==> v28 <==
## testSlave
module testSlave(input clk, input reset,
    input  S_AXI_RREADY,
    output S_AXI_RVALID,
    output[5:0] S_AXI_RID,
    output[31:0] S_AXI_RDATA,
    output[1:0] S_AXI_RRESP,
    output S_AXI_RLAST,
    output S_AXI_ARREADY,
    input  S_AXI_ARVALID,
    input [5:0] S_AXI_ARID,
    input [5:0] S_AXI_ARADDR,
    input [7:0] S_AXI_ARLEN,
    input [2:0] S_AXI_ARSIZE,
    input [1:0] S_AXI_ARBURST,
    output S_AXI_WREADY,
    input  S_AXI_WVALID,
    input [31:0] S_AXI_WDATA,
    input [3:0] S_AXI_WSTRB,
    input  S_AXI_WLAST,
    output S_AXI_AWREADY,
    input  S_AXI_AWVALID,
    input [5:0] S_AXI_AWID,
    input [5:0] S_AXI_AWADDR,
    input [7:0] S_AXI_AWLEN,
    input [2:0] S_AXI_AWSIZE,
    input [1:0] S_AXI_AWBURST,
    input  S_AXI_BREADY,
    output S_AXI_BVALID,
    output[5:0] S_AXI_BID,
    output[1:0] S_AXI_BRESP
);
Settings: LEC_CHECK=0, CAP_MARGIN=10, CELL_PAD_IN_SITES_GLOBAL_PLACEMENT=2, CORE_ASPECT_RATIO=1.95, CORE_MARGIN=2, CORE_UTILIZATION=19, CTS_CLUSTER_SIZE=12, MAX_ROUTING_LAYER=met5, MIN_ROUTING_LAYER=met2, PLACE_DENSITY_LB_ADDON=0.15, SLEW_MARGIN=25, TNS_END_PERCENT=50; clock period 3.34 ns.
run.sh (not shown) runs the stock make flow with config.mk's settings and CLKGATE_MAP_FILE=.
==> v14 (differences from v28) <==
Settings changed: CAP_MARGIN 10 to 20, CELL_PAD_IN_SITES_GLOBAL_PLACEMENT 2 to not set, CORE_ASPECT_RATIO 1.95 to not set, CORE_UTILIZATION 19 to 58, CTS_CLUSTER_SIZE 12 to not set, MAX_ROUTING_LAYER met5 to not set, MIN_ROUTING_LAYER met2 to not set, PLACE_DENSITY_LB_ADDON 0.15 to not set, SETUP_SLACK_MARGIN set to 0.6, SLEW_MARGIN 25 to 20, TNS_END_PERCENT 50 to not set.
==> flow/constraint.sdc (replaced) <==
create_clock -name core_clock -period 3.32 [get_ports {clk}]
set_input_delay 0.6640 -clock core_clock [delete_from_list [all_inputs] [get_ports {clk}]]
set_output_delay 0.6640 -clock core_clock [all_outputs]
set_load 0.01 [all_outputs]
==> summary.txt <==
fresh numbers from the pnr run: status timing/DRC/antenna clean, Seq/total area 0.585, Internal Power 13100 uW, P&R area growth vs syn 15.4%, GPL Wtd Cong 0.824, worst path required time 3.80 ns
(the above is from v14)
==> summary.txt <==
fresh numbers from the pnr run: worst path required time 3.84 ns, status timing/DRC/antenna clean, Internal Power 12700 uW, Seq/total area 0.557, GPL Wtd Cong 0.718, Worst Path Buf+Inv 2, area share, top type 0.666, P&R area growth vs syn 21.2%
(the above is from v28)

---

==> 12-11 <==
testSlave again, from the RTL that the note above started with.
Design testSlave, start of the top module:
module testSlave(input clk, input reset,
    input  S_AXI_RREADY,
    output S_AXI_RVALID,
    output[5:0] S_AXI_RID,
    output[31:0] S_AXI_RDATA,
    output[1:0] S_AXI_RRESP,
    output S_AXI_RLAST,
    output S_AXI_ARREADY,
    input  S_AXI_ARVALID,
    input [5:0] S_AXI_ARID,
    input [5:0] S_AXI_ARADDR,
    input [7:0] S_AXI_ARLEN,
    input [2:0] S_AXI_ARSIZE,
    input [1:0] S_AXI_ARBURST,
    output S_AXI_WREADY,
    input  S_AXI_WVALID,
    input [31:0] S_AXI_WDATA,
    input [3:0] S_AXI_WSTRB,
    input  S_AXI_WLAST,
    output S_AXI_AWREADY,
    input  S_AXI_AWVALID,
    input [5:0] S_AXI_AWID,
    input [5:0] S_AXI_AWADDR,
    input [7:0] S_AXI_AWLEN,
    input [2:0] S_AXI_AWSIZE,
    input [1:0] S_AXI_AWBURST,
    input  S_AXI_BREADY,
    output S_AXI_BVALID,
    output[5:0] S_AXI_BID,
    output[1:0] S_AXI_BRESP
);
make LEC_CHECK=0 CAP_MARGIN=15 CELL_PAD_IN_SITES_DETAIL_PLACEMENT=2 CORE_ASPECT_RATIO=1.31 CORE_MARGIN=2 CORE_UTILIZATION=18 CTS_CLUSTER_DIAMETER=64 CTS_CLUSTER_SIZE=71 GPL_TIMING_DRIVEN=1 HOLD_SLACK_MARGIN=0.02 MAX_ROUTING_LAYER=met5 PLACE_DENSITY=0.44 SLEW_MARGIN=40 TNS_END_PERCENT=40 finish   # period 2.54 ns
==> 11-19: changes against 12-11 <==
Settings changed: ABC_AREA set to 1, CAP_MARGIN 15 to 40, CELL_PAD_IN_SITES_DETAIL_PLACEMENT 2 to 1, CELL_PAD_IN_SITES_GLOBAL_PLACEMENT set to 0, CORE_ASPECT_RATIO 1.31 to 1.41, CORE_MARGIN 2 to 7, CORE_UTILIZATION 18 to 26, CTS_CLUSTER_SIZE 71 to 77, GPL_ROUTABILITY_DRIVEN set to 0, GPL_TIMING_DRIVEN 1 to 0, SETUP_SLACK_MARGIN set to -0.1.
==> 09-09: changes against 12-11 <==
Settings changed: CELL_PAD_IN_SITES_DETAIL_PLACEMENT 2 to 0, CORE_UTILIZATION 18 to 72, CTS_CLUSTER_SIZE 71 to 18, GPL_TIMING_DRIVEN 1 to not set, HOLD_SLACK_MARGIN 0.02 to not set, MAX_ROUTING_LAYER met5 to met4, PLACE_DENSITY 0.44 to 0.67, SETUP_SLACK_MARGIN set to 0.55, SLEW_MARGIN 40 to 35.
==> flow/constraint.sdc (replaced) <==
create_clock -name core_clock -period 2.73 [get_ports {clk}]
set_input_delay 0.5460 -clock core_clock [delete_from_list [all_inputs] [get_ports {clk}]]
set_output_delay 0.5460 -clock core_clock [all_outputs]
set_load 0.01 [all_outputs]
==> 11-28: changes against 12-11 <==
Settings changed: CELL_PAD_IN_SITES_DETAIL_PLACEMENT 2 to 0, CORE_UTILIZATION 18 to 72, CTS_CLUSTER_SIZE 71 to 27, GPL_TIMING_DRIVEN 1 to not set, HOLD_SLACK_MARGIN 0.02 to not set, MAX_ROUTING_LAYER met5 to met4, PLACE_DENSITY 0.44 to 0.66, SLEW_MARGIN 40 to 35, TNS_END_PERCENT 40 to 100.
==> flow/constraint.sdc (replaced) <==
create_clock -name core_clock -period 2.32 [get_ports {clk}]
set_input_delay 0.4640 -clock core_clock [delete_from_list [all_inputs] [get_ports {clk}]]
set_output_delay 0.4640 -clock core_clock [all_outputs]
set_load 0.01 [all_outputs]
==> results <==
item	09-09	12-11	11-19	11-28
Outcome	timing/DRC/antenna clean	timing/DRC/antenna clean	complete, but fails checks	complete, but fails checks
Violated checks	-	-	setup timing	setup timing
Arrival time at the worst endpoint	2.65 ns	2.98 ns	2.96 ns	2.72 ns
Adder-Cell Fraction of Synth Area	0.00950	0.00950	0.00956	0.00950
Routed WL per cell	27.5 um	21.0 um	27.1 um	26.3 um
Maximum clock frequency	426 MHz	404 MHz	378 MHz	419 MHz
Count of distinct cell types in the synthesized netlist	56	56	36	56
Detail-routed via count per cell	6.89	4.22	4.93	6.80
Cell-internal power	0.0145 W	0.0149 W	0.0160 W	0.0172 W
Setup slack of the worst register-to-register path	0.38 ns	0.07 ns	-0.10 ns	-0.07 ns
Area of the core region	0.0362 mm^2	0.145 mm^2	0.100 mm^2	0.0362 mm^2
Origin of the worst min-delay path	reset	reset	S_AXI_BREADY	reset
Routed metal-1 wire length	24800 um	35800 um	38200 um	24600 um
Count of final setup violators	0	0	204	17
Number of vias after detailed routing	18100	17200	20000	18300
Fraction of standard cell area that is sequential	0.573	0.552	0.558	0.563
Global routing met2 resource utilization	0.575	0.211	0.349	0.584
Worst-path clk slew	0.08 ns	0.12 ns	0.10 ns	0.10 ns
Power figures rest on the tool's default switching activity, not on a simulated workload.
